==> flow/design.v <==
module pwm #(
    parameter step = 10000
)(
    input logic clk, 
    input logic rst,
    input integer duty_cycle,  
    output logic pwm_out
);
    integer pwm_on;
    localparam integer scalar = step/100;
    int pwm_count;
    logic switch;
    always_ff @(posedge clk) begin
        if (rst) begin
            pwm_on <= 0;
            pwm_count <= 0;
            switch <= 0;
        end
        else begin
        pwm_on <= duty_cycle*scalar;
        if (duty_cycle >= 99 || duty_cycle <= 1) begin
            if (duty_cycle >= 99) begin
                switch <= 0;
            end
            if (duty_cycle <= 1) begin
                switch <= 1;
            end
        end
        else begin
            if (pwm_count > pwm_on - 1) begin
                switch <= 1;
                if (pwm_count > step - 1) begin
                    pwm_count <= 0;
                    switch <= 0;
                end
                else begin
                    pwm_count <= pwm_count + 1;
                end
            end
            else begin
                pwm_count <= pwm_count + 1;
            end
        end
        end
    end
    assign pwm_out = (switch) ? 1'b1 : 1'b0;
endmodule
module ramp #(
    parameter step = 2000000,  
    parameter [0:6] steps = 7'b0011100,  
    parameter int n_steps = $bits(steps)
)(
    input logic clk,
    input logic rst,
    output int pwm_value
);
    integer stage;  
    integer count;  
    integer pwm_count;  
    localparam integer substep = step / 100;
    function automatic integer rate(input integer i);
        integer next;
        integer current;
        begin
            if (i < n_steps - 1) next = steps[i + 1] ? 100 : 0;
            else next = steps[0] ? 100 : 0;
            current = steps[i] ? 100 : 0;
            rate = (next - current) / 100;
        end
    endfunction
    integer stage_rate;
    always_comb begin
        stage_rate = 0;
        for (int i = 0; i < n_steps; i++)
            if (stage == i) stage_rate = rate(i);
    end
    always_ff @(posedge clk) begin
        if (rst) begin
            stage <= 0;
            count <= 0;
            pwm_count <= 0;
            if (steps[0]) pwm_value <= 100;
            else pwm_value <= 0;
        end
        else begin
        pwm_count <= pwm_count + 1;
        if (pwm_count == substep - 1) begin
            pwm_value <= pwm_value + stage_rate;
            pwm_count <= 0;
        end
        count <= count + 1;  
        if (count == step) begin
            count <= 0;  
            if (stage < n_steps - 1) begin
                stage <= stage + 1;
            end 
            else begin
                stage <= 0;
                if (steps[0]) pwm_value <= 100;
                else pwm_value <= 0;
            end
        end
        end
    end
endmodule
module top(
    input logic clk,
    input logic rst,
    output logic    RGB_G,
    output logic    RGB_R,
    output logic    RGB_B
);
    logic red_out;
    integer red;
    logic green_out;
    integer green;
    logic blue_out;
    integer blue;
    ramp #(
        .steps (7'b1100011)
    )
    u1 (
        .clk (clk),
        .rst (rst),
        .pwm_value (red)
    );
    ramp #(
        .steps (7'b0111000)
    )
    u2 (
            .clk (clk),
            .rst (rst),
            .pwm_value (green)
        );
    ramp #(
        .steps (7'b0001110)
    )
    u3 (
        .clk (clk),
        .rst (rst),
        .pwm_value (blue)
    );
    pwm u4 (
        .clk (clk),
        .rst (rst),
        .duty_cycle (red),
        .pwm_out (red_out)
    );
    assign RGB_R = red_out;
    pwm u5 (
        .clk (clk),
        .rst (rst),
        .duty_cycle (green),
        .pwm_out (green_out)
    );
    assign RGB_G = green_out;
    pwm u6 (
        .clk (clk),
        .rst (rst),
        .duty_cycle (blue),
        .pwm_out (blue_out)
    );
    assign RGB_B = blue_out;
endmodule
==> flow/run.sh <==
#!/bin/bash
# the make line also repeats each setting of config.mk as NAME=value (left out here)
make -C /OpenROAD-flow-scripts/flow DESIGN_CONFIG=/design/flow/config.mk WORK_HOME=/design/flow/orfs CLKGATE_MAP_FILE= finish
==> flow/config.mk <==
export PLATFORM = sky130hd
export DESIGN_NAME = top
export DESIGN_NICKNAME = top
export VERILOG_FILES = /design/flow/design.v
export SDC_FILE = /design/flow/constraint.sdc
export NUM_CORES = 4
export LEC_CHECK = 0
export ABC_AREA = 0
export CAP_MARGIN = 35
export CELL_PAD_IN_SITES_GLOBAL_PLACEMENT = 2
export CORE_ASPECT_RATIO = 1.47
export CORE_MARGIN = 2
export CORE_UTILIZATION = 28
export CTS_CLUSTER_DIAMETER = 60
export GPL_TIMING_DRIVEN = 1
export HOLD_SLACK_MARGIN = 0.27
export MAX_ROUTING_LAYER = met5
export MIN_ROUTING_LAYER = met2
export PLACE_DENSITY_LB_ADDON = 0.06
export SETUP_SLACK_MARGIN = 0.59
export SLEW_MARGIN = 5
==> flow/constraint.sdc <==
create_clock -name core_clock -period 10.0 [get_ports {clk}]
set_input_delay 2.0000 -clock core_clock [delete_from_list [all_inputs] [get_ports {clk}]]
set_output_delay 2.0000 -clock core_clock [all_outputs]
set_load 0.01 [all_outputs]
==> reports/metrics.yaml, run 1 <==
yosys:
  synthArstFlopShare_pct: 0
  ys_warn_count: 4
  syn_inst: 4867
  ys_cells: 4867
  synth_flops: 573
  synth_area_per_cell_sq_um: 8.16
  ff_type: "dfxtp_1"
  topCombFamilyByArea: "simple AND/OR/NAND/NOR gates"
  common_cells: "612 x nor2_1, 573 x dfxtp_1, 495 x ha_1"
  synth.most_common_cell: "nor2_1"
  ys_area_sq_um: 39700
  syn_nets: 5442
  synth_adder_area_share_pct: 19.5
  ys_sh_xor_pct: 12.2
  synth_area_sq_um: 39700
  yosys.stat.seqShare_pct: 28.9
  top_area_share_pct: 28.9
  ys_sh_aoi_pct: 11.7
  topCellsByArea: "dfxtp_1 29%, ha_1 16%, xor2_1 6.8%"
  synth_top_cell_by_area: "dfxtp_1"
  synth-edff-count: 0
  ys_sh_mux_pct: 0.154
  synthSimpleGateAreaFrac_pct: 22.1
  synth_cell_types: 81
clock_network:
  cts_resized: 0
  cts_buffers: 80
  ctsHoldBuffers: 0
  clock_latency_ns: 0.70
  post_cts_buffers: 0
  cts_root_buf: "clkbuf_16"
  path_clk_slew_ns: 0.05
  cts_sinks: 573
  clk_path_buf_depth: 3
  cts_tree: "built"
  h-tree-depth: 3
sta:
  hold_viol: 0
  fin_crit_ns: 4.92
  setup_tns_ns: 0
  fmax_ghz: 0.203
  fin_ws_ns: 5.08
  rsz0062_at_grt: "no"
  tightest_slew_ns: 0.738
  slew-limit-headroom_pct: 50.7
  fin_crit_sh_pct: 49.2
  drv_slew: 0
  finalSetupViolations: 0
  finClkSkew_ns: 0.0374
power:
  clk-power_w: 0.00295
  p_leak_nw: 20.0
  pwr_density_cell_nw_per_um2: 120
  largestPowerGroup: "clock"
  pg_comb_w: 0.0000873
  p_seq_share_pct: 43.1
  pwr-share-clk_pct: 55.3
  power_frac_comb_pct: 1.6
  p_seq_w: 0.00230
  p_sw_share_pct: 24.1
  internal_power_w: 0.00406
  switchingPower_w: 0.00128
  ir_worst_vdd_mv: 0.0973
routing:
  ant_nets: 0
  via_count: 44612
  vias_per_cell: 6.55
  drt_iter0_markers: 4482
  drt_first_pass_iters: 6
  wire_per_inst_um: 15.3
  drt_wl_total_um: 104000
  drc: 0
setup_path:
  crit_start: "u6.pwm_on[5]"
  regToRegSetupSlack_ns: 5.08
  reg2reg_to: "u6.pwm_count[31]"
  critPathMaxStageDelay_ns: 0.48
  cp_num_cells: 18
  cp-endpoint: "u6.pwm_count[31]"
  r2r-start: "u6.pwm_on[5]"
  crit_buf_inv: 1
  cp_max_fo: 30
  cp-start-kind: "flop"
  path_class: "flop to flop"
  r2r_cells: 18
  cp-end-kind: "flop"
  cp_top_family: "simple AND/OR/NAND/NOR gates"
  crit_chain: "or3_1 -> or3b_4 -> or4_4 -> or4_4 -> nor2_4 -> nand2_2 -> nor2_2 -> xnor2_1 -> ha_1 -> a21o_1 -> a21o_1 -> a21oi_1 -> o21ai_0 -> a221oi_1 -> mux2_2 -> o21bai_2 -> buf_4 -> a21oi_1"
  critPathArrivalTime_ns: 5.46
  crit_slowest_cell: "or4_4"
  crit_required_ns: 10.55
status:
  outcome: "finished clean"
floorplan:
  row_count: 167
  fp-utilization_pct: 28.2
  dieArea_sq_um: 145000
  fp.dieW_um: 315
  ios: 5
  die_h_um: 461
  core_sq_um: 141000
min_path:
  hold_depth: 1
  whs_endpoint: "u1.pwm_count[0]"
  hold_path_class: "flop to flop"
  min_from: "u1.pwm_count[0]"
placement:
  place_ws_ns: 4.99
  gp_congestion: 0.791
  portBuffers: 4
  dp.final_hpwl_um: 77000
layout:
  area_delta_synth_final_pct: 12.5
  utilization_pct: 31.7
  layout.nets: 5454
grt:
  grt_pass1_wl_um: 169000
  grt_max_degree: 115
  track_usage_pct: 21.6
  grt_pass1_vias: 49058
  antenna_found_initial: 3
  overflow: 0
flow_run:
  cap_viol_max_count: 0
  tool_warnings: 99
-- layout make-up --
class                      count  area (sq um)
fill                       15226         96200
multi-input combinational   3719         26100
inverter                     476          1790
tap                         1859          2330
antenna                       17          42.5
timing repair buffer          29           240
clock inverter                31           348
clock buffer                 112          2330
sequential                   573         11500
-- through the flow --
step / hold slack, ns / instances / power, W / instance area, sq um
6_report: 0.462 / 6816 / 0.00534 / 44700
5_1_grt: 0.484 / 6814 / 0.00556 / 44600
4_1_cts: 0.466 / 6799 / 0.00545 / 44600
3_5_place_dp: 0.452 / 6656 / 0.00244 / 41900
3_3_place_gp: 0.446 / 6655 / 0.00244 / 41900
2_1_floorplan: 0.430 / 4867 / 0.00241 / 39700
-- metal layers --
layer,up-vias,GRT usage (%),wire length [um]
li1,16470,-,-
met1,16637,-,0
met2,11002,29.9,64800
met3,503,23.9,34100
met4,0,4.69,5100
met5,-,0,0
==> run 2: changes to the inputs <==
ABC_AREA = unset   (was 0)
CAP_MARGIN = 20   (was 35)
CELL_PAD_IN_SITES_GLOBAL_PLACEMENT = unset   (was 2)
CORE_ASPECT_RATIO = unset   (was 1.47)
CORE_UTILIZATION = 72   (was 28)
CTS_CLUSTER_DIAMETER = unset   (was 60)
GPL_TIMING_DRIVEN = unset   (was 1)
HOLD_SLACK_MARGIN = unset   (was 0.27)
MAX_ROUTING_LAYER = unset   (was met5)
MIN_ROUTING_LAYER = unset   (was met2)
PLACE_DENSITY = 0.35   (was unset)
PLACE_DENSITY_LB_ADDON = unset   (was 0.06)
SETUP_SLACK_MARGIN = 1.19   (was 0.59)
SLEW_MARGIN = 20   (was 5)
clock period = 4.17 ns   (was 10.0 ns; I/O delays follow)
==> reports/metrics.yaml, run 2 <==
status:
  outcome: "finished with violations"  # was finished clean
  failed_checks: "setup timing"
power:
  pwr-share-clk_pct: 51.0  # was 55.3%
  pg_comb_w: 0.000289  # was 0.0000873 W
  p_seq_w: 0.00549  # was 0.00230 W
  pwr_density_cell_nw_per_um2: 243  # was 120 nW/um^2
  largestPowerGroup: "clock"  # unchanged
  p_sw_share_pct: 22.6  # was 24.1%
  ir_worst_vdd_mv: 0.373  # was 0.0973 mV
  p_leak_nw: 21.3  # was 20.0 nW
  p_seq_share_pct: 46.5  # was 43.1%
  total_power_w: 0.0118  # was 0.00534 W
  internal_power_w: 0.00914  # was 0.00406 W
  switchingPower_w: 0.00266  # was 0.00128 W
  power_frac_comb_pct: 2.4  # was 1.6%
  clk-power_w: 0.00602  # was 0.00295 W
placement:
  place_ws_ns: -0.151  # was 4.99 ns
  portBuffers: 4  # unchanged
  gp_congestion: 0.862  # was 0.791
  dp.final_hpwl_um: 59300  # was 77000 um
grt:
  overflow: 0  # unchanged
  grt_pass1_vias: 33526  # was 49058
  grt_pass1_wl_um: 155000  # was 169000 um
  antenna_found_initial: 0  # was 3
  grt_busiest_layer: "met2"  # unchanged
  met3_usage_pct: 3.96  # was 23.9%
  met1_usage_pct: 39.3  # was 0%
  grtUsageMet2_pct: 56.9  # was 29.9%
  grt_max_degree: 74  # was 115
  track_usage_pct: 31.7  # was 21.6%
sta:
  fin_crit_ns: 4.37  # was 4.92 ns
  setup_tns_ns: -5.75  # was 0 ns
  tightest_slew_ns: 1.17  # was 0.738 ns
  rsz0062_at_grt: "yes"  # was no
  slew-limit-headroom_pct: 22.2  # was 50.7%
  fin_ws_ns: -0.204  # was 5.08 ns
  fin_hold_ws_ns: 0.465  # was 0.462 ns
  hold_viol: 0  # unchanged
  finalSetupViolations: 40  # was 0
  drv_slew: 0  # unchanged
  finClkSkew_ns: 0.0164  # was 0.0374 ns
  fmax_ghz: 0.229  # was 0.203 GHz
  fin_crit_sh_pct: 105  # was 49.2%
setup_path:
  crit_top_cell: "or4_4"
  r2r_cells: 16  # was 18
  crit_buf_inv: 2  # was 1
  cp_top_family: "simple AND/OR/NAND/NOR gates"  # unchanged
  cp-end-kind: "flop"  # unchanged
  critPathArrivalTime_ns: 4.93  # was 5.46 ns
  crit_chain: "or3_4 -> or3b_4 -> or4_4 -> or4_4 -> nor3_2 -> xnor2_1 -> ha_1 -> a21o_1 -> a21oi_1 -> o21ai_0 -> a221oi_2 -> mux2_4 -> o21bai_4 -> buf_6 -> buf_16 -> nor2_1"  # was or3_1 -> or3b_4 -> or4_4 -> or4_4 -> nor2_4 -> nand2_2 -> nor2_2 -> xnor2_1 -> ha_1 -> a21o_1 -> a21o_1 -> a21oi_1 -> o21ai_0 -> a221oi_1 -> mux2_2 -> o21bai_2 -> buf_4 -> a21oi_1
  cp-endpoint: "u6.pwm_count[0]"  # was u6.pwm_count[31]
  cp_num_cells: 16  # was 18
  r2r-start: "u6.pwm_on[5]"  # unchanged
  crit_start: "u6.pwm_on[5]"  # unchanged
  cp_max_fo: 8  # was 30
  cp-start-kind: "flop"  # unchanged
  critPathMaxStageDelay_ns: 0.49  # was 0.48 ns
  crit_required_ns: 4.73  # was 10.55 ns
  regToRegSetupSlack_ns: -0.20  # was 5.08 ns
  reg2reg_to: "u6.pwm_count[0]"  # was u6.pwm_count[31]
  crit_slowest_cell: "or4_4"  # unchanged
  path_class: "flop to flop"  # unchanged
yosys:
  synth_area_sq_um: 39700  # unchanged
  synth_top_cell_by_area: "dfxtp_1"  # unchanged
  ys_area_sq_um: 39700  # unchanged
  ff_type: "dfxtp_1"  # unchanged
  synth_cell_types: 81  # unchanged
  synth_flops: 573  # unchanged
  ys_cells: 4867  # unchanged
  common_cells: "612 x nor2_1, 573 x dfxtp_1, 495 x ha_1"  # unchanged
  yosys.stat.seqShare_pct: 28.9  # unchanged
  syn_inst: 4867  # unchanged
  ys_warn_count: 4  # unchanged
  ys_sh_aoi_pct: 11.7  # unchanged
  synth_adder_area_share_pct: 19.5  # unchanged
  synthSimpleGateAreaFrac_pct: 22.1  # unchanged
  synth.most_common_cell: "nor2_1"  # unchanged
  syn_nets: 5442  # unchanged
  ys_sh_xor_pct: 12.2  # unchanged
  top_area_share_pct: 28.9  # unchanged
  synthArstFlopShare_pct: 0  # unchanged
  synth_area_per_cell_sq_um: 8.16  # unchanged
  synth-edff-count: 0  # unchanged
  ys_sh_mux_pct: 0.154  # unchanged
  topCellsByArea: "dfxtp_1 29%, ha_1 16%, xor2_1 6.8%"  # unchanged
  topCombFamilyByArea: "simple AND/OR/NAND/NOR gates"  # unchanged
min_path:
  hold_depth: 1  # unchanged
  whs_endpoint: "u3.pwm_count[0]"  # was u1.pwm_count[0]
  min_from: "u3.pwm_count[0]"  # was u1.pwm_count[0]
  hold_path_class: "flop to flop"  # unchanged
clock_network:
  cts_tree: "built"  # unchanged
  clock_latency_ns: 0.66  # was 0.70 ns
  clk_path_buf_depth: 3  # unchanged
  h-tree-depth: 2  # was 3
  path_clk_slew_ns: 0.07  # was 0.05 ns
  cts_root_buf: "clkbuf_16"  # unchanged
  cts_buffers: 61  # was 80
  cts_sinks: 573  # unchanged
routing:
  drt_first_pass_iters: 6  # unchanged
  via_count: 36264  # was 44612
  vias_per_cell: 6.19  # was 6.55
  drc: 0  # unchanged
  wire_per_inst_um: 18.5  # was 15.3 um
  drt_wl_total_um: 108000  # was 104000 um
  drt_iter0_markers: 2605  # was 4482
  antenna-diode-count: 0  # was 17
  ant_nets: 0  # unchanged
floorplan:
  row_count: 86  # was 167
  die_h_um: 239  # was 461 um
  ios: 5  # unchanged
  dieArea_sq_um: 57000  # was 145000 sq um
  fp.dieW_um: 239  # was 315 um
  core_sq_um: 54800  # was 141000 sq um
  fp-utilization_pct: 72.5  # was 28.2%
layout:
  area_delta_synth_final_pct: 22.1  # was 12.5%
  layout.nets: 5681  # was 5454
flow_run:
  cap_viol_max_count: 0  # unchanged
  tool_warnings: 101  # was 99
## run 2: what timing repair did
action                     in CTS  in global routing
resized                       294                297
cloned                         12                  2
pin swaps                     180                219
setup buffers                 104                 92
hold buffers                    0                  0
setup endpoints to repair     282                333
## run 2: per-layer routing
metal	wire, um	share of wire (%)	vias up
met4	5060	4.7	0
met2	54200	50	1439
met1	43000	40	17278
met3	5980	5.5	458
met5	0	0	-
li1	-	-	17089
## run 2: final cells by class
cell class / instances / area, sq um
Clock buffer: 74 / 1680
Clock inverter: 42 / 569
Fill cell: 2654 / 6290
Inverter: 476 / 1800
Multi-Input combinational cell: 3720 / 29200
Sequential cell: 573 / 11700
Tap cell: 704 / 881
Timing Repair Buffer: 274 / 2650
## run 2: metrics by stage
step                cell area [sq um]  utilization (%)  instances
global placement                41700             76.2       5537
floorplan                       40700                -       4867
detailed placement              41700             76.2       5537
global route                    48500             88.5       5863
finish                          48500             88.5       5863
CTS                             46500             84.8       5769
==> run 3: changes to the inputs <==
ABC_AREA = 0   (was unset)
CAP_MARGIN = 5   (was 20)
CELL_PAD_IN_SITES_DETAIL_PLACEMENT = 1   (was unset)
CELL_PAD_IN_SITES_GLOBAL_PLACEMENT = 2   (was unset)
CORE_MARGIN = 7   (was 2)
CORE_UTILIZATION = 53   (was 72)
CTS_CLUSTER_DIAMETER = 187   (was unset)
GPL_TIMING_DRIVEN = 0   (was unset)
HOLD_SLACK_MARGIN = 0.13   (was unset)
MAX_ROUTING_LAYER = met4   (was unset)
PLACE_DENSITY = unset   (was 0.35)
PLACE_DENSITY_LB_ADDON = 0.17   (was unset)
SETUP_SLACK_MARGIN = unset   (was 1.19)
SLEW_MARGIN = 10   (was 20)
clock period = 10.0 ns   (was 4.17 ns; I/O delays follow)
==> reports/metrics.yaml, run 3 <==
yosys:
  synth_area_sq_um: 39700  # unchanged
  ys_sh_aoi_pct: 11.7  # unchanged
  synth.most_common_cell: "nor2_1"  # unchanged
  common_cells: "612 x nor2_1, 573 x dfxtp_1, 495 x ha_1"  # unchanged
  syn_nets: 5442  # unchanged
  ys_warn_count: 4  # unchanged
  synthArstFlopShare_pct: 0  # unchanged
  topCellsByArea: "dfxtp_1 29%, ha_1 16%, xor2_1 6.8%"  # unchanged
  synth_top_cell_by_area: "dfxtp_1"  # unchanged
  synth-edff-count: 0  # unchanged
  syn_inst: 4867  # unchanged
  ys_sh_xor_pct: 12.2  # unchanged
  topCombFamilyByArea: "simple AND/OR/NAND/NOR gates"  # unchanged
  yosys.stat.seqShare_pct: 28.9  # unchanged
  synth_cell_types: 81  # unchanged
  ys_area_sq_um: 39700  # unchanged
  synth_adder_area_share_pct: 19.5  # unchanged
  top_area_share_pct: 28.9  # unchanged
  ff_type: "dfxtp_1"  # unchanged
  ys_sh_mux_pct: 0.154  # unchanged
  synthSimpleGateAreaFrac_pct: 22.1  # unchanged
  ys_cells: 4867  # unchanged
  synth_area_per_cell_sq_um: 8.16  # unchanged
  synth_flops: 573  # unchanged
clock_network:
  path_clk_slew_ns: 0.06  # was 0.07 ns
  cts_resized: 0  # was 294
  cts_tree: "built"  # unchanged
  post_cts_buffers: 0  # was 104
  ctsHoldBuffers: 0  # unchanged
  cts_buffers: 70  # was 61
  h-tree-depth: 3  # was 2
  cts_root_buf: "clkbuf_16"  # unchanged
  clock_latency_ns: 0.63  # was 0.66 ns
  clk_path_buf_depth: 3  # unchanged
  cts_sinks: 573  # unchanged
status:
  outcome: "finished clean"  # was finished with violations
placement:
  dp.final_hpwl_um: 76300  # was 59300 um
  place_ws_ns: 4.30  # was -0.151 ns
  portBuffers: 4  # unchanged
  placed_cells: 5847  # was 5537
  gp_congestion: 0.833  # was 0.862
grt:
  overflow: 0  # unchanged
  grt_pass1_wl_um: 170000  # was 155000 um
  track_usage_pct: 24.8  # was 31.7%
  antenna_found_initial: 1  # was 0
  grt_pass1_vias: 35660  # was 33526
  grt_max_degree: 33  # was 74
routing:
  drc: 0  # unchanged
  ant_nets: 0  # unchanged
  drt_first_pass_iters: 5  # was 6
  wire_per_inst_um: 16.8  # was 18.5 um
  drt_iter0_markers: 1088  # was 2605
  vias_per_cell: 5.58  # was 6.19
  antenna-diode-count: 0  # unchanged
  drt_wl_total_um: 100000  # was 108000 um
  via_count: 33353  # was 36264
floorplan:
  core_sq_um: 74300  # was 54800 sq um
  fp-utilization_pct: 53.4  # was 72.5%
  dieArea_sq_um: 82800  # was 57000 sq um
  die_h_um: 288  # was 239 um
  row_count: 100  # was 86
  ios: 5  # unchanged
  fp.dieW_um: 288  # was 239 um
sta:
  fin_ws_ns: 4.31  # was -0.204 ns
  fin_crit_sh_pct: 56.9  # was 105%
  fin_hold_ws_ns: 0.461  # was 0.465 ns
  fin_crit_ns: 5.69  # was 4.37 ns
  finClkSkew_ns: 0.0331  # was 0.0164 ns
  drv_slew: 0  # unchanged
  rsz0062_at_grt: "no"  # was yes
  slew-limit-headroom_pct: 17.4  # was 22.2%
  setup_tns_ns: 0  # was -5.75 ns
  tightest_slew_ns: 1.23  # was 1.17 ns
  finalSetupViolations: 0  # was 40
  hold_viol: 0  # unchanged
  fmax_ghz: 0.176  # was 0.229 GHz
layout:
  layout.nets: 5525  # was 5681
  regArea_sq_um: 11500  # was 11700 sq um
  fillCellCount: 9159  # was 2654
  logic_area_sq_um: 26100  # was 29200 sq um
  area_delta_synth_final_pct: 9.69  # was 22.1%
  final_cells: 5976  # was 5863
setup_path:
  crit_slowest_cell: "nor4_1"  # was or4_4
  cp_top_family: "simple AND/OR/NAND/NOR gates"  # unchanged
  crit_buf_inv: 1  # was 2
  cp_max_fo: 10  # was 8
  cp_num_cells: 17  # was 16
  crit_required_ns: 10.47  # was 4.73 ns
  cp-endpoint: "u6.pwm_count[2]"  # was u6.pwm_count[0]
  r2r-start: "u6.pwm_on[5]"  # unchanged
  critPathMaxStageDelay_ns: 0.85  # was 0.49 ns
  path_class: "flop to flop"  # unchanged
  r2r_cells: 17  # was 16
  cp-end-kind: "flop"  # unchanged
  regToRegSetupSlack_ns: 4.31  # was -0.20 ns
  crit_start: "u6.pwm_on[5]"  # unchanged
  cp-start-kind: "flop"  # unchanged
  crit_chain: "or3_1 -> nor3_1 -> nand2b_1 -> nor4_1 -> nand4_1 -> nor3_1 -> xnor2_1 -> ha_1 -> a21o_1 -> a21o_1 -> a21oi_1 -> o21ai_0 -> a221oi_1 -> mux2_2 -> o21bai_1 -> clkbuf_1 -> nor2_1"  # was or3_4 -> or3b_4 -> or4_4 -> or4_4 -> nor3_2 -> xnor2_1 -> ha_1 -> a21o_1 -> a21oi_1 -> o21ai_0 -> a221oi_2 -> mux2_4 -> o21bai_4 -> buf_6 -> buf_16 -> nor2_1
  reg2reg_to: "u6.pwm_count[2]"  # was u6.pwm_count[0]
  critPathArrivalTime_ns: 6.16  # was 4.93 ns
power:
  pwr_density_cell_nw_per_um2: 118  # was 243 nW/um^2
  clk-power_w: 0.00275  # was 0.00602 W
  p_leak_nw: 19.9  # was 21.3 nW
  p_seq_share_pct: 44.7  # was 46.5%
  ir_worst_vdd_mv: 0.132  # was 0.373 mV
  largestPowerGroup: "clock"  # unchanged
  p_sw_share_pct: 22.5  # was 22.6%
  power_frac_comb_pct: 1.9  # was 2.4%
  internal_power_w: 0.00399  # was 0.00914 W
  p_seq_w: 0.00230  # was 0.00549 W
  switchingPower_w: 0.00116  # was 0.00266 W
  pwr-share-clk_pct: 53.4  # was 51.0%
  pg_comb_w: 0.0000978
min_path:
  hold_depth: 1  # unchanged
  hold_path_class: "flop to flop"  # unchanged
  whs_endpoint: "u3.pwm_count[0]"  # unchanged
  min_from: "u3.pwm_count[0]"  # unchanged
flow_run:
  cap_viol_max_count: 0  # unchanged
  tool_warnings: 98  # was 101
[run 3: layout make-up]
| class | instances | area share, % |
|---|---|---|
| clock buffer | 101 | 4.59 |
| inverter | 476 | 4.10 |
| tap | 969 | 2.78 |
| clock inverter | 28 | 1.20 |
| sequential | 573 | 26.3 |
| timing repair buffer | 11 | 0.210 |
| multi-input combinational | 3719 | 59.9 |
| buffer | 99 | 0.871 |
[run 3: metrics by stage]
step	total power, W	cell area (sq um)	util [%]
floorplan	0.00241	39700	-
global placement	0.00245	41000	55.1
detailed placement	0.00245	41000	55.2
CTS	0.00522	43500	58.6
global route	0.00531	43500	58.6
finish	0.00515	43500	58.6
[run 3: metal layers]
metal	vias up	track usage, %	share of wire (%)	wire length [um]
met5	-	-	0	0
met4	0	7.49	2.8	2820
met3	186	3.02	2.5	2470
met2	314	44.6	50	50400
met1	16115	28.9	45	44700
li1	16738	-	-	-
==> run 4: changes to the inputs <==
ABC_AREA = unset   (was 0)
CELL_PAD_IN_SITES_DETAIL_PLACEMENT = unset   (was 1)
CELL_PAD_IN_SITES_GLOBAL_PLACEMENT = unset   (was 2)
CORE_MARGIN = 2   (was 7)
CORE_UTILIZATION = 40   (was 53)
CTS_CLUSTER_DIAMETER = unset   (was 187)
GPL_TIMING_DRIVEN = unset   (was 0)
HOLD_SLACK_MARGIN = unset   (was 0.13)
MAX_ROUTING_LAYER = unset   (was met4)
PLACE_DENSITY = 0.42   (was unset)
PLACE_DENSITY_LB_ADDON = unset   (was 0.17)
SLEW_MARGIN = 20   (was 10)
==> reports/metrics.yaml, run 4 <==
sta:
  fmax_ghz: 0.204  # was 0.176 GHz
  drv_slew: 0  # unchanged
  rsz0062_at_grt: "no"  # unchanged
  fin_crit_sh_pct: 49.0  # was 56.9%
  finalSetupViolations: 0  # unchanged
  tightest_slew_ns: 0.829  # was 1.23 ns
  fin_hold_ws_ns: 0.464  # was 0.461 ns
  fin_crit_ns: 4.90  # was 5.69 ns
  slew-limit-headroom_pct: 44.2  # was 17.4%
  finClkSkew_ns: 0.0375  # was 0.0331 ns
  hold_viol: 0  # unchanged
  setup_tns_ns: 0  # unchanged
yosys:
  syn_nets: 5442  # unchanged
  ys_area_sq_um: 39700  # unchanged
  ys_cells: 4867  # unchanged
  top_area_share_pct: 28.9  # unchanged
  synth_cell_types: 81  # unchanged
  yosys.stat.seqShare_pct: 28.9  # unchanged
  topCombFamilyByArea: "simple AND/OR/NAND/NOR gates"  # unchanged
  ys_sh_mux_pct: 0.154  # unchanged
  synth_area_per_cell_sq_um: 8.16  # unchanged
  ys_sh_xor_pct: 12.2  # unchanged
  synthSimpleGateAreaFrac_pct: 22.1  # unchanged
  synth.most_common_cell: "nor2_1"  # unchanged
  common_cells: "612 x nor2_1, 573 x dfxtp_1, 495 x ha_1"  # unchanged
  ff_type: "dfxtp_1"  # unchanged
  synth-edff-count: 0  # unchanged
  synth_top_cell_by_area: "dfxtp_1"  # unchanged
  topCellsByArea: "dfxtp_1 29%, ha_1 16%, xor2_1 6.8%"  # unchanged
  syn_inst: 4867  # unchanged
  synthArstFlopShare_pct: 0  # unchanged
  ys_warn_count: 4  # unchanged
  synth_area_sq_um: 39700  # unchanged
  ys_sh_aoi_pct: 11.7  # unchanged
  synth_flops: 573  # unchanged
  synth_adder_area_share_pct: 19.5  # unchanged
flow_run:
  tool_warnings: 100  # was 98
  cap_viol_max_count: 0  # unchanged
setup_path:
  cp-end-kind: "flop"  # unchanged
  r2r_cells: 18  # was 17
  crit_required_ns: 10.56  # was 10.47 ns
  critPathMaxStageDelay_ns: 0.66  # was 0.85 ns
  cp_max_fo: 5  # was 10
  cp-endpoint: "u4.pwm_count[6]"  # was u6.pwm_count[2]
  cp_num_cells: 18  # was 17
  crit_start: "u4.pwm_on[5]"  # was u6.pwm_on[5]
  critPathArrivalTime_ns: 5.46  # was 6.16 ns
  crit_buf_inv: 0  # was 1
  r2r-start: "u4.pwm_on[5]"  # was u6.pwm_on[5]
  path_class: "flop to flop"  # unchanged
  cp_top_family: "simple AND/OR/NAND/NOR gates"  # unchanged
  reg2reg_to: "u4.pwm_count[6]"  # was u6.pwm_count[2]
  crit_slowest_cell: "nor4_1"  # unchanged
  cp-start-kind: "flop"  # unchanged
  crit_chain: "nor3_1 -> nand2_1 -> nor2_1 -> nand2_1 -> nor4_1 -> nand2_1 -> nor4_1 -> xnor2_1 -> ha_1 -> nand4_1 -> nor4_1 -> nand3_1 -> nor3_1 -> a21oi_1 -> o211ai_1 -> nand2b_1 -> or3_1 -> a21oi_1"  # was or3_1 -> nor3_1 -> nand2b_1 -> nor4_1 -> nand4_1 -> nor3_1 -> xnor2_1 -> ha_1 -> a21o_1 -> a21o_1 -> a21oi_1 -> o21ai_0 -> a221oi_1 -> mux2_2 -> o21bai_1 -> clkbuf_1 -> nor2_1
  regToRegSetupSlack_ns: 5.10  # was 4.31 ns
power:
  switchingPower_w: 0.00112  # was 0.00116 W
  total_power_w: 0.00503  # was 0.00515 W
  ir_worst_vdd_mv: 0.123  # was 0.132 mV
  pwr_density_cell_nw_per_um2: 115  # was 118 nW/um^2
  p_leak_nw: 19.8  # was 19.9 nW
  p_seq_w: 0.00230  # about the same
  largestPowerGroup: "clock"  # unchanged
  pwr-share-clk_pct: 52.6  # was 53.4%
  pg_comb_w: 0.0000814  # was 0.0000978 W
  power_frac_comb_pct: 1.6  # was 1.9%
  p_sw_share_pct: 22.2  # was 22.5%
  clk-power_w: 0.00264  # was 0.00275 W
  p_seq_share_pct: 45.8  # was 44.7%
  internal_power_w: 0.00391  # was 0.00399 W
clock_network:
  clock_latency_ns: 0.64  # was 0.63 ns
  clk_path_buf_depth: 3  # unchanged
  post_cts_buffers: 0  # unchanged
  h-tree-depth: 3  # unchanged
  cts_buffers: 73  # was 70
  cts_root_buf: "clkbuf_16"  # unchanged
  cts_resized: 0  # unchanged
  cts_tree: "built"  # unchanged
  ctsHoldBuffers: 0  # unchanged
  path_clk_slew_ns: 0.06  # about the same
  cts_sinks: 573  # unchanged
floorplan:
  core_sq_um: 98400  # was 74300 sq um
  dieArea_sq_um: 102000  # was 82800 sq um
  die_h_um: 319  # was 288 um
  fp.dieW_um: 319  # was 288 um
  ios: 5  # unchanged
  fp-utilization_pct: 40.3  # was 53.4%
  row_count: 115  # was 100
placement:
  dp.final_hpwl_um: 65100  # was 76300 um
  dpl_cell_area_sq_um: 41200  # was 41000 sq um
  gp_congestion: 0.779  # was 0.833
  portBuffers: 4  # unchanged
grt:
  grt_pass1_vias: 30342  # was 35660
  antenna_found_initial: 0  # was 1
  grt_pass1_wl_um: 151000  # was 170000 um
  overflow: 0  # unchanged
  grt_max_degree: 115  # was 33
  track_usage_pct: 17.4  # was 24.8%
status:
  outcome: "finished clean"  # unchanged
routing:
  antenna-diode-count: 0  # unchanged
  drt_wl_total_um: 87600  # was 100000 um
  drc: 0  # unchanged
  vias_per_cell: 4.94  # was 5.58
  drt_iter0_markers: 1239  # was 1088
  via_count: 30642  # was 33353
  wire_per_inst_um: 14.1  # was 16.8 um
  drt_first_pass_iters: 7  # was 5
  ant_nets: 0  # unchanged
layout:
  layout.nets: 5439  # was 5525
  fillCellCount: 10072  # was 9159
  area_delta_synth_final_pct: 9.69  # about the same
  stdcell_area_sq_um: 43500  # about the same
min_path:
  min_from: "u3.pwm_count[0]"  # unchanged
  whs_endpoint: "u3.pwm_count[0]"  # unchanged
  hold_depth: 1  # unchanged
  hold_path_class: "flop to flop"  # unchanged
run 4: area by class of cell:
type	count	area, sq um	area share [%]
sequential	573	11500	26.3
multi-input combinational	3719	26100	60.0
tap	1287	1610	3.70
clock buffer	106	2110	4.85
timing repair buffer	21	178	0.408
inverter	476	1790	4.10
clock inverter	20	274	0.629
run 4: per-stage QoR:
stage / setup WS, ns / utilization, % / cells
finish: 5.10 / 44.2 / 6202
global route: 4.50 / 44.2 / 6202
CTS: 4.77 / 44.2 / 6202
detailed placement: 4.79 / 41.8 / 6076
global placement: 4.82 / 41.8 / 6076
floorplan: 3.89 / - / 4867
run 4: per-layer routing:
layer	up-vias	share of wire (%)	global-route usage (%)
li1	16576	-	-
met5	-	0	0
met2	203	43	27.9
met3	103	2.2	2.46
met4	0	2.0	4.23
met1	13760	52	24.7
==> run 5: changes to the inputs <==
ABC_AREA = 0   (was unset)
CAP_MARGIN = 20   (was 5)
CORE_ASPECT_RATIO = 0.71   (was unset)
CORE_UTILIZATION = 72   (was 40)
CTS_CLUSTER_SIZE = 97   (was unset)
PLACE_DENSITY = unset   (was 0.42)
TNS_END_PERCENT = 75   (was unset)
clock period = 4.31 ns   (was 10.0 ns; I/O delays follow)
==> reports/metrics.yaml, run 5 <==
power:
  switchingPower_w: 0.00241  # was 0.00112 W
  p_seq_w: 0.00534  # was 0.00230 W
  p_leak_nw: 20.1  # was 19.8 nW
  total_power_w: 0.0109  # was 0.00503 W
  internal_power_w: 0.00853  # was 0.00391 W
  largestPowerGroup: "clock"  # unchanged
  p_sw_share_pct: 22.1  # was 22.2%
  pg_comb_w: 0.000204  # was 0.0000814 W
  pwr_density_cell_nw_per_um2: 251  # was 115 nW/um^2
  pwr-share-clk_pct: 49.4  # was 52.6%
  clk-power_w: 0.00540  # was 0.00264 W
  p_seq_share_pct: 48.8  # was 45.8%
  ir_worst_vdd_mv: 0.380  # was 0.123 mV
  power_frac_comb_pct: 1.9  # was 1.6%
clock_network:
  cts_sinks: 573  # unchanged
  cts_tree: "built"  # unchanged
  cts_buffers: 56  # was 73
  cts_root_buf: "clkbuf_16"  # unchanged
  path_clk_slew_ns: 0.07  # was 0.06 ns
  clk_path_buf_depth: 3  # unchanged
  clock_latency_ns: 0.65  # was 0.64 ns
  h-tree-depth: 2  # was 3
grt:
  antenna_found_initial: 0  # unchanged
  overflow: 0  # unchanged
  grt_pass1_wl_um: 141000  # was 151000 um
  track_usage_pct: 28.6  # was 17.4%
  grt_max_degree: 71  # was 115
  grt_pass1_vias: 30402  # was 30342
setup_path:
  critPathMaxStageDelay_ns: 0.49  # was 0.66 ns
  crit_slowest_cell: "or4_4"  # was nor4_1
  cp-endpoint: "u6.pwm_count[31]"  # was u4.pwm_count[6]
  cp-end-kind: "flop"  # unchanged
  crit_buf_inv: 1  # was 0
  r2r_cells: 17  # was 18
  cp_top_family: "simple AND/OR/NAND/NOR gates"  # unchanged
  critPathArrivalTime_ns: 4.98  # was 5.46 ns
  cp_num_cells: 17  # was 18
  crit_chain: "or3_4 -> or3b_4 -> or4_4 -> or4_4 -> nor2_4 -> nand2_4 -> nor2_4 -> xnor2_2 -> ha_1 -> a21o_1 -> a21oi_2 -> o21ai_2 -> a221oi_4 -> mux2_4 -> o21bai_4 -> buf_12 -> a21oi_1"  # was nor3_1 -> nand2_1 -> nor2_1 -> nand2_1 -> nor4_1 -> nand2_1 -> nor4_1 -> xnor2_1 -> ha_1 -> nand4_1 -> nor4_1 -> nand3_1 -> nor3_1 -> a21oi_1 -> o211ai_1 -> nand2b_1 -> or3_1 -> a21oi_1
  reg2reg_to: "u6.pwm_count[31]"  # was u4.pwm_count[6]
  r2r-start: "u6.pwm_on[5]"  # was u4.pwm_on[5]
  path_class: "flop to flop"  # unchanged
  regToRegSetupSlack_ns: -0.16  # was 5.10 ns
  crit_start: "u6.pwm_on[5]"  # was u4.pwm_on[5]
  cp-start-kind: "flop"  # unchanged
  crit_required_ns: 4.82  # was 10.56 ns
  cp_max_fo: 30  # was 5
yosys:
  top_area_share_pct: 28.9  # unchanged
  synth.most_common_cell: "nor2_1"  # unchanged
  common_cells: "612 x nor2_1, 573 x dfxtp_1, 495 x ha_1"  # unchanged
  ff_type: "dfxtp_1"  # unchanged
  ys_warn_count: 4  # unchanged
  syn_inst: 4867  # unchanged
  synthArstFlopShare_pct: 0  # unchanged
  synth_cell_types: 81  # unchanged
  synth_adder_area_share_pct: 19.5  # unchanged
  ys_area_sq_um: 39700  # unchanged
  ys_sh_mux_pct: 0.154  # unchanged
  synth_area_per_cell_sq_um: 8.16  # unchanged
  topCellsByArea: "dfxtp_1 29%, ha_1 16%, xor2_1 6.8%"  # unchanged
  synthSimpleGateAreaFrac_pct: 22.1  # unchanged
  ys_cells: 4867  # unchanged
  yosys.stat.seqShare_pct: 28.9  # unchanged
  syn_nets: 5442  # unchanged
  synth_area_sq_um: 39700  # unchanged
  topCombFamilyByArea: "simple AND/OR/NAND/NOR gates"  # unchanged
  synth-edff-count: 0  # unchanged
  synth_top_cell_by_area: "dfxtp_1"  # unchanged
  ys_sh_aoi_pct: 11.7  # unchanged
  ys_sh_xor_pct: 12.2  # unchanged
  synth_flops: 573  # unchanged
floorplan:
  row_count: 72  # was 115
  die_h_um: 202  # was 319 um
  fp.dieW_um: 283  # was 319 um
  core_sq_um: 54500  # was 98400 sq um
  ios: 5  # unchanged
  fp-utilization_pct: 72.8  # was 40.3%
  dieArea_sq_um: 57100  # was 102000 sq um
routing:
  ant_nets: 0  # unchanged
  via_count: 32638  # was 30642
  vias_per_cell: 5.72  # was 4.94
  drc: 0  # unchanged
  wire_per_inst_um: 14.7  # was 14.1 um
  antenna-diode-count: 0  # unchanged
  drt_wl_total_um: 83700  # was 87600 um
  drt_iter0_markers: 1992  # was 1239
  drt_first_pass_iters: 5  # was 7
sta:
  finClkSkew_ns: 0.0225  # was 0.0375 ns
  setup_tns_ns: -4.05  # was 0 ns
  fin_ws_ns: -0.160  # was 5.10 ns
  fin_crit_sh_pct: 104  # was 49.0%
  slew-limit-headroom_pct: 29.6  # was 44.2%
  fmax_ghz: 0.224  # was 0.204 GHz
  hold_viol: 0  # unchanged
  finalSetupViolations: 33  # was 0
  drv_slew: 0  # unchanged
  rsz0062_at_grt: "yes"  # was no
  fin_crit_ns: 4.47  # was 4.90 ns
  tightest_slew_ns: 1.06  # was 0.829 ns
  fin_hold_ws_ns: 0.462  # was 0.464 ns
layout:
  area_delta_synth_final_pct: 9.58  # was 9.69%
  layout.nets: 5492  # was 5439
  utilization_pct: 79.8  # was 44.2%
placement:
  dp.final_hpwl_um: 60400  # was 65100 um
  portBuffers: 4  # unchanged
  gp_congestion: 0.895  # was 0.779
status:
  outcome: "finished with violations"  # was finished clean
  failed_checks: "setup timing"
flow_run:
  cap_viol_max_count: 0  # unchanged
  tool_warnings: 101  # was 100
min_path:
  hold_path_class: "flop to flop"  # unchanged
  hold_depth: 1  # unchanged
  min_from: "u3.pwm_count[0]"  # unchanged
  whs_endpoint: "u3.pwm_count[0]"  # unchanged
[run 5: timing repair]
action / CTS / global route
cloned: 0 / 3
hold buffers: 0 / 0
resized: 15 / 64
endpoints found under the setup margin: 68 / 128
pin swaps: 2 / 23
hold endpoints to repair: 0 / 0
setup buffers: 1 / 13
[run 5: metrics by stage]
step / setup WS, ns / area [sq um] / cells
finish: -0.160 / 43500 / 5704
global route: -0.273 / 43500 / 5704
CTS: -0.0748 / 43100 / 5688
detailed placement: -0.157 / 40900 / 5582
global placement: -0.0884 / 40900 / 5582
floorplan: -0.0461 / 39700 / 4867
[run 5: metal layers]
layer  vias to the layer above  share of wire (%)  GRT usage, %
met4                         0                1.6          6.22
met2                       695                 44          44.9
li1                      16685                  -             -
met3                       107                4.7          3.64
met1                     15151                 50          42.0
met5                         -                  0             0
[run 5: area by class of cell]
type / count / area [sq um]
sequential: 573 / 11500
timing repair buffer: 91 / 801
clock inverter: 27 / 417
clock buffer: 78 / 1630
inverter: 476 / 1790
multi-input combinational: 3719 / 26500
tap: 740 / 926
fill: 3861 / 11000
==> run 6: changes to the inputs <==
ABC_AREA = unset   (was 0)
CELL_PAD_IN_SITES_DETAIL_PLACEMENT = 0   (was unset)
CELL_PAD_IN_SITES_GLOBAL_PLACEMENT = 0   (was unset)
CORE_ASPECT_RATIO = 0.84   (was 0.71)
CORE_MARGIN = 9   (was 2)
CORE_UTILIZATION = 21   (was 72)
CTS_CLUSTER_DIAMETER = 313   (was unset)
CTS_CLUSTER_SIZE = unset   (was 97)
HOLD_SLACK_MARGIN = 0.17   (was unset)
MAX_ROUTING_LAYER = met4   (was unset)
MIN_ROUTING_LAYER = met1   (was unset)
PLACE_DENSITY_LB_ADDON = 0.19   (was unset)
TNS_END_PERCENT = unset   (was 75)
clock period = 6.5 ns   (was 4.31 ns; I/O delays follow)
==> reports/metrics.yaml, run 6 <==
routing:
  ant_nets: 0  # unchanged
  drc: 0  # unchanged
  via_count: 30788  # was 32638
  drt_iter0_markers: 1307  # was 1992
  vias_per_cell: 4.14  # was 5.72
  drt_first_pass_iters: 6  # was 5
  wire_per_inst_um: 12.1  # was 14.7 um
  drt_wl_total_um: 90200  # was 83700 um
sta:
  setup_tns_ns: 0  # was -4.05 ns
  fin_crit_sh_pct: 78.9  # was 104%
  finClkSkew_ns: 0.0375  # was 0.0225 ns
  finalSetupViolations: 0  # was 33
  fmax_ghz: 0.195  # was 0.224 GHz
  rsz0062_at_grt: "no"  # was yes
  hold_viol: 0  # unchanged
  slew-limit-headroom_pct: 29.9  # was 29.6%
  drv_slew: 0  # unchanged
  tightest_slew_ns: 1.04  # was 1.06 ns
  fin_crit_ns: 5.13  # was 4.47 ns
  fin_hold_ws_ns: 0.458  # was 0.462 ns
yosys:
  ff_type: "dfxtp_1"  # unchanged
  synth_adder_area_share_pct: 19.5  # unchanged
  yosys.stat.seqShare_pct: 28.9  # unchanged
  synth_top_cell_by_area: "dfxtp_1"  # unchanged
  syn_nets: 5442  # unchanged
  synth_area_sq_um: 39700  # unchanged
  common_cells: "612 x nor2_1, 573 x dfxtp_1, 495 x ha_1"  # unchanged
  synthArstFlopShare_pct: 0  # unchanged
  synth_flops: 573  # unchanged
  synthSimpleGateAreaFrac_pct: 22.1  # unchanged
  ys_area_sq_um: 39700  # unchanged
  ys_warn_count: 4  # unchanged
  synth_cell_types: 81  # unchanged
  ys_sh_mux_pct: 0.154  # unchanged
  ys_sh_xor_pct: 12.2  # unchanged
  top_area_share_pct: 28.9  # unchanged
  synth.most_common_cell: "nor2_1"  # unchanged
  synth_area_per_cell_sq_um: 8.16  # unchanged
  ys_sh_aoi_pct: 11.7  # unchanged
  syn_inst: 4867  # unchanged
  synth-edff-count: 0  # unchanged
  topCombFamilyByArea: "simple AND/OR/NAND/NOR gates"  # unchanged
  ys_cells: 4867  # unchanged
  topCellsByArea: "dfxtp_1 29%, ha_1 16%, xor2_1 6.8%"  # unchanged
power:
  p_seq_share_pct: 44.1  # was 48.8%
  p_seq_w: 0.00354  # was 0.00534 W
  internal_power_w: 0.00624  # was 0.00853 W
  power_frac_comb_pct: 1.6  # was 1.9%
  largestPowerGroup: "clock"  # unchanged
  p_leak_nw: 19.9  # was 20.1 nW
  pg_comb_w: 0.000126  # was 0.000204 W
  pwr_density_cell_nw_per_um2: 177  # was 251 nW/um^2
  pwr-share-clk_pct: 54.4  # was 49.4%
  total_power_w: 0.00803  # was 0.0109 W
  switchingPower_w: 0.00179  # was 0.00241 W
  ir_worst_vdd_mv: 0.164  # was 0.380 mV
  clk-power_w: 0.00436  # was 0.00540 W
  p_sw_share_pct: 22.3  # was 22.1%
floorplan:
  fp-utilization_pct: 21.2  # was 72.8%
  die_h_um: 416  # was 202 um
  row_count: 145  # was 72
  ios: 5  # unchanged
  core_sq_um: 187000  # was 54500 sq um
  dieArea_sq_um: 205000  # was 57100 sq um
  fp.dieW_um: 492  # was 283 um
setup_path:
  regToRegSetupSlack_ns: 1.37  # was -0.16 ns
  cp_num_cells: 17  # unchanged
  cp_top_family: "simple AND/OR/NAND/NOR gates"  # unchanged
  cp-endpoint: "u6.pwm_count[13]"  # was u6.pwm_count[31]
  r2r_cells: 17  # unchanged
  crit_slowest_cell: "nor4_1"  # was or4_4
  r2r-start: "u6.pwm_on[5]"  # unchanged
  crit_required_ns: 7.03  # was 4.82 ns
  path_class: "flop to flop"  # unchanged
  reg2reg_to: "u6.pwm_count[13]"  # was u6.pwm_count[31]
  crit_buf_inv: 1  # unchanged
  cp-start-kind: "flop"  # unchanged
  crit_chain: "or3_1 -> nor3_1 -> nand2b_1 -> nor4_1 -> nand4_1 -> nor3_1 -> xnor2_1 -> ha_1 -> a21o_1 -> a21o_1 -> a21oi_1 -> o21ai_0 -> a221oi_1 -> mux2_2 -> o21bai_2 -> buf_4 -> nor2_1"  # was or3_4 -> or3b_4 -> or4_4 -> or4_4 -> nor2_4 -> nand2_4 -> nor2_4 -> xnor2_2 -> ha_1 -> a21o_1 -> a21oi_2 -> o21ai_2 -> a221oi_4 -> mux2_4 -> o21bai_4 -> buf_12 -> a21oi_1
  crit_start: "u6.pwm_on[5]"  # unchanged
  cp_max_fo: 30  # unchanged
  critPathArrivalTime_ns: 5.66  # was 4.98 ns
  critPathMaxStageDelay_ns: 0.80  # was 0.49 ns
  cp-end-kind: "flop"  # unchanged
grt:
  antenna_found_initial: 2  # was 0
  grt_pass1_wl_um: 155000  # was 141000 um
  track_usage_pct: 8.93  # was 28.6%
  overflow: 0  # unchanged
  grt_max_degree: 45  # was 71
  grt_pass1_vias: 30608  # was 30402
clock_network:
  cts_resized: 0  # was 15
  path_clk_slew_ns: 0.05  # was 0.07 ns
  cts_tree: "built"  # unchanged
  clock_latency_ns: 0.66  # was 0.65 ns
  clk_path_buf_depth: 3  # unchanged
  post_cts_buffers: 0  # was 1
  cts_buffers: 76  # was 56
  cts_sinks: 573  # unchanged
  cts_root_buf: "clkbuf_16"  # unchanged
  ctsHoldBuffers: 0  # unchanged
  h-tree-depth: 3  # was 2
min_path:
  min_from: "u2.count[0]"  # was u3.pwm_count[0]
  hold_path_class: "flop to flop"  # unchanged
  hold_depth: 1  # unchanged
  whs_endpoint: "u2.count[0]"  # was u3.pwm_count[0]
placement:
  gp_congestion: 0.778  # was 0.895
  dp.final_hpwl_um: 67100  # was 60400 um
  portBuffers: 4  # unchanged
status:
  outcome: "finished clean"  # was finished with violations
layout:
  area_delta_synth_final_pct: 14.0  # was 9.58%
  fillCellCount: 20486  # was 3861
  layout.nets: 5446  # was 5492
flow_run:
  cap_viol_max_count: 0  # unchanged
  tool_warnings: 96  # was 101
run 6: per-stage QoR:
stage / cells / area [sq um] / setup WS (ns) / utilization [%]
floorplan: 4867 / 39700 / 0.386 / -
global placement: 7292 / 42700 / 1.20 / 22.8
detailed placement: 7292 / 42700 / 1.26 / 22.8
CTS: 7429 / 45300 / 1.25 / 24.2
global route: 7431 / 45300 / 0.870 / 24.2
finish: 7431 / 45300 / 1.37 / 24.2
run 6: final cells by class:
| type | instances | area (sq um) | share of cell area, % |
|---|---|---|---|
| Antenna cell | 2 | 5.00 | 0.0111 |
| Timing Repair Buffer | 25 | 195 | 0.431 |
| Clock inverter | 20 | 256 | 0.567 |
| Multi-Input combinational cell | 3719 | 26100 | 57.7 |
| Inverter | 476 | 1790 | 3.95 |
| Tap cell | 2499 | 3130 | 6.91 |
| Clock buffer | 117 | 2320 | 5.12 |
| Sequential cell | 573 | 11500 | 25.3 |
run 6: metal layers:
layer,global-route usage (%),share of wire (%),vias up
met3,1.62,2.8,113
met2,12.8,40,218
met4,2.15,2.1,0
met5,-,0,-
met1,12.8,55,13848
li1,-,-,16609
==> run 7: changes to the inputs <==
ABC_AREA = 1   (was unset)
CELL_PAD_IN_SITES_DETAIL_PLACEMENT = unset   (was 0)
CELL_PAD_IN_SITES_GLOBAL_PLACEMENT = unset   (was 0)
CORE_ASPECT_RATIO = unset   (was 0.84)
CORE_MARGIN = 2   (was 9)
CORE_UTILIZATION = 72   (was 21)
CTS_CLUSTER_DIAMETER = 301   (was 313)
CTS_CLUSTER_SIZE = 95   (was unset)
HOLD_SLACK_MARGIN = unset   (was 0.17)
MAX_ROUTING_LAYER = unset   (was met4)
MIN_ROUTING_LAYER = unset   (was met1)
PLACE_DENSITY = 0.38   (was unset)
PLACE_DENSITY_LB_ADDON = unset   (was 0.19)
TNS_END_PERCENT = 25   (was unset)
clock period = 2.77 ns   (was 6.5 ns; I/O delays follow)
==> reports/metrics.yaml, run 7 <==
placement:
  place_ws_ns: -0.665  # was 1.26 ns
  portBuffers: 4  # unchanged
  gp_congestion: 0.981  # was 0.778
  dp.final_hpwl_um: 107000  # was 67100 um
  dpl_cell_area_sq_um: 55400  # was 42700 sq um
yosys:
  synthArstFlopShare_pct: 0  # unchanged
  ys_sh_mux_pct: 0  # was 0.154%
  synth.most_common_cell: "nand2_1"  # was nor2_1
  ys_sh_xor_pct: 5.64  # was 12.2%
  syn_inst: 7008  # was 4867
  synth_top_cell_by_area: "dfxtp_1"  # unchanged
  synth_area_per_cell_sq_um: 6.65  # was 8.16 sq um
  ys_warn_count: 4  # unchanged
  common_cells: "1362 x nand2_1, 1134 x inv_1, 925 x nor2_1"  # was 612 x nor2_1, 573 x dfxtp_1, 495 x ha_1
  ys_area_sq_um: 46600  # was 39700 sq um
  synth_adder_area_share_pct: 16.6  # was 19.5%
  ys_sh_aoi_pct: 11.4  # was 11.7%
  topCombFamilyByArea: "simple AND/OR/NAND/NOR gates"  # unchanged
  ff_type: "dfxtp_1"  # unchanged
  yosys.stat.seqShare_pct: 24.6  # was 28.9%
  syn_nets: 7583  # was 5442
  synthSimpleGateAreaFrac_pct: 31.5  # was 22.1%
  ys_cells: 7008  # was 4867
  synth-edff-count: 0  # unchanged
  synth_cell_types: 59  # was 81
  topCellsByArea: "dfxtp_1 25%, ha_1 13%, nand2_1 11%"  # was dfxtp_1 29%, ha_1 16%, xor2_1 6.8%
  top_area_share_pct: 24.6  # was 28.9%
  synth_flops: 573  # unchanged
  synth_area_sq_um: 46600  # was 39700 sq um
status:
  lastStage: "global routing (5_1_grt)"
  first-error: "[ERROR GRT-0232] Routing congestion too high. Check the congestion heatmap in the GUI."
  outcome: "stopped before the end"  # was finished clean
grt:
  overflow: 1870
  track_usage_pct: 91.3
floorplan:
  row_count: 93  # was 145
  core_sq_um: 64200  # was 187000 sq um
  ios: 5  # unchanged
  fp-utilization_pct: 72.6  # was 21.2%
  die_h_um: 258  # was 416 um
  dieArea_sq_um: 66800  # was 205000 sq um
  fp.dieW_um: 258  # was 492 um
clock_network:
  cts_sinks: 573  # unchanged
  cts_buffers: 10  # was 76
  cts_root_buf: "clkbuf_16"  # unchanged
  clk_path_buf_depth: 3  # unchanged
  h-tree-depth: 1  # was 3
## run 7: routing by layer
| metal | overflow | global-route usage [%] |
|---|---|---|
| met2 | 1093 | 105 |
| met3 | 132 | 81.0 |
| met1 | 178 | 90.0 |
| met4 | 436 | 88.2 |
| met5 | 31 | 67.2 |
## run 7: stage by stage
stage	std cells	setup TNS, ns	hold slack [ns]
floorplan	7008	-67.26	0.413
global placement	8762	-68.54	0.427
detailed placement	8762	-109.55	0.441
CTS	8825	-83.82	0.413
## run 7: timing repair
item                       CTS
gates resized              411
hold buffers                 0
pin swaps                   70
cloned                       6
setup endpoints to repair  241
buffers inserted            45
==> run 8: changes to the inputs <==
ABC_AREA = unset   (was 1)
CTS_CLUSTER_DIAMETER = unset   (was 301)
CTS_CLUSTER_SIZE = 88   (was 95)
PLACE_DENSITY = unset   (was 0.38)
PLACE_DENSITY_LB_ADDON = 0.03   (was unset)
SETUP_SLACK_MARGIN = 1.2   (was unset)
TNS_END_PERCENT = unset   (was 25)
clock period = 4.17 ns   (was 2.77 ns; I/O delays follow)
==> reports/metrics.yaml, run 8 <==
grt:
  antenna_found_initial: 0
  grt_pass1_vias: 33530
  grt_max_degree: 44
  grt_pass1_wl_um: 154000
  overflow: 0
  track_usage_pct: 31.4
yosys:
  ys_sh_mux_pct: 0.154  # was 0%
  synth-edff-count: 0  # unchanged
  top_area_share_pct: 28.9  # was 24.6%
  synth_cell_types: 81  # was 59
  ys_sh_xor_pct: 12.2  # was 5.64%
  topCellsByArea: "dfxtp_1 29%, ha_1 16%, xor2_1 6.8%"  # was dfxtp_1 25%, ha_1 13%, nand2_1 11%
  syn_inst: 4867  # was 7008
  ys_warn_count: 4  # unchanged
  synth_area_per_cell_sq_um: 8.16  # was 6.65 sq um
  synthArstFlopShare_pct: 0  # unchanged
  synth_flops: 573  # unchanged
  ff_type: "dfxtp_1"  # unchanged
  synth_area_sq_um: 39700  # was 46600 sq um
  topCombFamilyByArea: "simple AND/OR/NAND/NOR gates"  # unchanged
  synth_top_cell_by_area: "dfxtp_1"  # unchanged
  synth.most_common_cell: "nor2_1"  # was nand2_1
  ys_area_sq_um: 39700  # was 46600 sq um
  ys_sh_aoi_pct: 11.7  # was 11.4%
  yosys.stat.seqShare_pct: 28.9  # was 24.6%
  ys_cells: 4867  # was 7008
  syn_nets: 5442  # was 7583
  common_cells: "612 x nor2_1, 573 x dfxtp_1, 495 x ha_1"  # was 1362 x nand2_1, 1134 x inv_1, 925 x nor2_1
  synth_adder_area_share_pct: 19.5  # was 16.6%
  synthSimpleGateAreaFrac_pct: 22.1  # was 31.5%
power:
  switchingPower_w: 0.00266
  p_seq_share_pct: 47.0
  pwr_density_cell_nw_per_um2: 244
  pwr-share-clk_pct: 50.6
  p_sw_share_pct: 22.7
  ir_worst_vdd_mv: 0.458
  p_seq_w: 0.00549
  pg_comb_w: 0.000277
  internal_power_w: 0.00903
  clk-power_w: 0.00591
  largestPowerGroup: "clock"
  p_leak_nw: 21.1
  power_frac_comb_pct: 2.4
min_path:
  hold_depth: 1
  min_from: "u2.count[0]"
  hold_path_class: "flop to flop"
  whs_endpoint: "u2.count[0]"
sta:
  fin_ws_ns: -0.303
  tightest_slew_ns: 1.06
  drv_slew: 0
  fin_crit_ns: 4.47
  rsz0062_at_grt: "yes"
  finClkSkew_ns: 0.0316
  fin_crit_sh_pct: 107
  fmax_ghz: 0.224
  hold_viol: 0
  slew-limit-headroom_pct: 29.0
  finalSetupViolations: 64
floorplan:
  ios: 5  # unchanged
  die_h_um: 239  # was 258 um
  dieArea_sq_um: 57000  # was 66800 sq um
  fp.dieW_um: 239  # was 258 um
  fp-utilization_pct: 72.5  # was 72.6%
  row_count: 86  # was 93
  core_sq_um: 54800  # was 64200 sq um
setup_path:
  regToRegSetupSlack_ns: -0.30
  cp_num_cells: 17
  critPathMaxStageDelay_ns: 0.49
  reg2reg_to: "u6.pwm_count[27]"
  cp-endpoint: "u6.pwm_count[27]"
  crit_start: "u6.pwm_on[5]"
  crit_required_ns: 4.70
  cp-end-kind: "flop"
  critPathArrivalTime_ns: 5.01
  crit_slowest_cell: "or4_4"
  cp_top_family: "simple AND/OR/NAND/NOR gates"
  r2r_cells: 17
  crit_chain: "or3_4 -> or3b_4 -> or4_4 -> or4_4 -> nor2_4 -> nand2_4 -> nor2_2 -> xnor2_1 -> ha_1 -> a21o_1 -> a21oi_1 -> o21ai_1 -> a221oi_2 -> mux2_4 -> o21bai_4 -> buf_12 -> a21oi_1"
  r2r-start: "u6.pwm_on[5]"
  path_class: "flop to flop"
  cp_max_fo: 30
  crit_buf_inv: 1
  cp-start-kind: "flop"
routing:
  ant_nets: 0
  drc: 0
  drt_wl_total_um: 108000
  wire_per_inst_um: 18.5
  via_count: 36170
  drt_iter0_markers: 2872
  vias_per_cell: 6.21
  antenna-diode-count: 0
  drt_first_pass_iters: 6
status:
  failed_checks: "setup timing"
  outcome: "finished with violations"  # was stopped before the end
clock_network:
  cts_sinks: 573  # unchanged
  cts_tree: "built"
  ctsHoldBuffers: 0  # unchanged
  cts_root_buf: "clkbuf_16"  # unchanged
  clk_path_buf_depth: 3  # unchanged
  clock_latency_ns: 0.67
  h-tree-depth: 2  # was 1
  path_clk_slew_ns: 0.07
  cts_buffers: 60  # was 10
layout:
  final_cells: 5824
  area_delta_synth_final_pct: 20.4
  layout.nets: 5643
flow_run:
  cap_viol_max_count: 0
  tool_warnings: 99
placement:
  place_ws_ns: -0.151  # was -0.665 ns
  dp.final_hpwl_um: 58800  # was 107000 um
  placed_cells: 5519  # was 8762
  gp_congestion: 0.872  # was 0.981
  portBuffers: 4  # unchanged
## run 8: area by class of cell
cell class | instances | area, sq um
clock buffers | 78 | 1660
repair buffers | 237 | 2350
fillers | 2728 | 6980
multi-input cells | 3720 | 28900
well taps | 704 | 881
flip-flops and latches | 573 | 11600
clock inverters | 36 | 536
inverters | 476 | 1800
## run 8: repair_timing
action | in CTS | in global routing
pin swaps | 146 | 169
buffers inserted | 107 | 72
resized | 285 | 232
endpoints found under the setup margin | 239 | 296
cloned | 12 | 0
## run 8: layer usage
metal,GRT usage (%),wire length (um),share of wire (%),vias to the layer above
met2,56.9,53900,50,1495
li1,-,-,-,16972
met1,38.5,42500,39,17165
met3,3.60,6340,5.9,538
met5,0,0,0,-
met4,11.0,5130,4.8,0
## run 8: through the flow
step                      utilization [%]  TNS, ns  hold slack [ns]  area, sq um  power, W
after floorplan                         -  -0.0441            0.430        40700   0.00578
after global placement               76.0    -2.08            0.439        41600   0.00583
after detailed placement             76.0    -5.15            0.449        41600   0.00583
after CTS                            84.4    -4.92            0.464        46200    0.0117
after global routing                 87.3   -25.46            0.489        47800    0.0120
final                                87.3   -13.02            0.459        47800    0.0117
==> run 9: changes to the inputs <==
ABC_AREA = 1   (was unset)
CTS_CLUSTER_DIAMETER = 235   (was unset)
CTS_CLUSTER_SIZE = unset   (was 88)
PLACE_DENSITY = 0.63   (was unset)
PLACE_DENSITY_LB_ADDON = unset   (was 0.03)
SETUP_SLACK_MARGIN = -0.48   (was 1.2)
clock period = 5.69 ns   (was 4.17 ns; I/O delays follow)
==> reports/metrics.yaml, run 9 <==
setup_path:
  crit_chain: "inv_1 -> ha_1 -> o311ai_0 -> nand4_1 -> nor2_2 -> buf_4 -> ha_1 -> a21oi_1 -> o21ai_0 -> nand2_1 -> nand2_1 -> a21oi_1 -> nand2_1 -> nand2_1 -> nand3_1 -> nor2_1 -> nor2_1"  # was or3_4 -> or3b_4 -> or4_4 -> or4_4 -> nor2_4 -> nand2_4 -> nor2_2 -> xnor2_1 -> ha_1 -> a21o_1 -> a21oi_1 -> o21ai_1 -> a221oi_2 -> mux2_4 -> o21bai_4 -> buf_12 -> a21oi_1
  reg2reg_to: "u2.pwm_value[31]"  # was u6.pwm_count[27]
  regToRegSetupSlack_ns: 1.52  # was -0.30 ns
  crit_required_ns: 6.24  # was 4.70 ns
  cp-end-kind: "flop"  # unchanged
  critPathArrivalTime_ns: 4.73  # was 5.01 ns
  cp_max_fo: 19  # was 30
  crit_slowest_cell: "nor2_2"  # was or4_4
  cp_top_family: "simple AND/OR/NAND/NOR gates"  # unchanged
  cp-start-kind: "flop"  # unchanged
  r2r-start: "u2.stage[0]"  # was u6.pwm_on[5]
  path_class: "flop to flop"  # unchanged
  r2r_cells: 17  # unchanged
clock_network:
  h-tree-depth: 2  # unchanged
  cts_tree: "built"  # unchanged
  ctsHoldBuffers: 0  # unchanged
  cts_sinks: 573  # unchanged
  cts_root_buf: "clkbuf_16"  # unchanged
  clock_latency_ns: 0.67  # about the same
  clk_path_buf_depth: 3  # unchanged
routing:
  drt_first_pass_iters: 7  # was 6
  drt_iter0_markers: 3909  # was 2872
  wire_per_inst_um: 14.5  # was 18.5 um
  via_count: 44981  # was 36170
  antenna-diode-count: 0  # unchanged
yosys:
  synth-edff-count: 0  # unchanged
  synth_area_per_cell_sq_um: 6.65  # was 8.16 sq um
  synth_flops: 573  # unchanged
  ff_type: "dfxtp_1"  # unchanged
  syn_nets: 7583  # was 5442
  synth_top_cell_by_area: "dfxtp_1"  # unchanged
  syn_inst: 7008  # was 4867
  ys_sh_xor_pct: 5.64  # was 12.2%
  topCombFamilyByArea: "simple AND/OR/NAND/NOR gates"  # unchanged
  top_area_share_pct: 24.6  # was 28.9%
  ys_sh_aoi_pct: 11.4  # was 11.7%
  common_cells: "1362 x nand2_1, 1134 x inv_1, 925 x nor2_1"  # was 612 x nor2_1, 573 x dfxtp_1, 495 x ha_1
  ys_cells: 7008  # was 4867
  ys_sh_mux_pct: 0  # was 0.154%
  synth.most_common_cell: "nand2_1"  # was nor2_1
  yosys.stat.seqShare_pct: 24.6  # was 28.9%
min_path:
  hold_depth: 1  # unchanged
  min_from: "u1.pwm_count[0]"  # was u2.count[0]
  whs_endpoint: "u1.pwm_count[0]"  # was u2.count[0]
floorplan:
  dieArea_sq_um: 66800  # was 57000 sq um
  fp.dieW_um: 258  # was 239 um
  ios: 5  # unchanged
  die_h_um: 258  # was 239 um
  core_sq_um: 64200  # was 54800 sq um
  row_count: 93  # was 86
grt:
  grt_pass1_vias: 42435  # was 33530
  grt_pass1_wl_um: 193000  # was 154000 um
sta:
  finClkSkew_ns: 0.0304  # was 0.0316 ns
  rsz0062_at_grt: "no"  # was yes
  fmax_ghz: 0.240  # was 0.224 GHz
  finalSetupViolations: 0  # was 64
  slew-limit-headroom_pct: 31.9  # was 29.0%
  tightest_slew_ns: 1.01  # was 1.06 ns
  fin_hold_ws_ns: 0.450  # was 0.459 ns
placement:
  gp_congestion: 0.965  # was 0.872
  portBuffers: 4  # unchanged
layout:
  layout.nets: 7563  # was 5643
  stdcell_area_sq_um: 49700  # was 47800 sq um
power:
  p_seq_share_pct: 46.6  # was 47.0%
  p_leak_nw: 23.0  # was 21.1 nW
  p_seq_w: 0.00404  # was 0.00549 W
  ir_worst_vdd_mv: 0.353  # was 0.458 mV
  pwr_density_cell_nw_per_um2: 174  # was 244 nW/um^2
  internal_power_w: 0.00675  # was 0.00903 W
status:
  outcome: "finished clean"  # was finished with violations
flow_run:
  cap_viol_max_count: 0  # unchanged
-- run 9: area by class of cell --
| cell class | count | area [sq um] |
|---|---|---|
| Timing Repair Buffer | 19 | 150 |
| Fill cell | 5061 | 14600 |
| Inverter | 1148 | 4310 |
| Clock inverter | 37 | 568 |
| Clock buffer | 78 | 1710 |
| Multi-Input combinational cell | 5185 | 30400 |
| Sequential cell | 573 | 11500 |
| Tap cell | 855 | 1070 |
-- run 9: layer usage --
| metal | global-route usage, % | share of wire [%] | vias to the layer above |
|---|---|---|---|
| li1 | - | - | 22819 |
| met1 | 44.8 | 46 | 20584 |
| met2 | 56.7 | 45 | 1339 |
| met3 | 3.89 | 6.0 | 237 |
| met4 | 10.7 | 2.8 | 2 |
| met5 | 0 | 0.011 | - |
-- run 9: per-stage QoR --
stage / cells / power, W
after floorplan: 7008 / 0.00424
after global placement: 7780 / 0.00427
after detailed placement: 7780 / 0.00428
after CTS: 7895 / 0.00870
after global routing: 7895 / 0.00887
final: 7895 / 0.00865
No activity file was given, so power comes from the tool's default toggle rates.
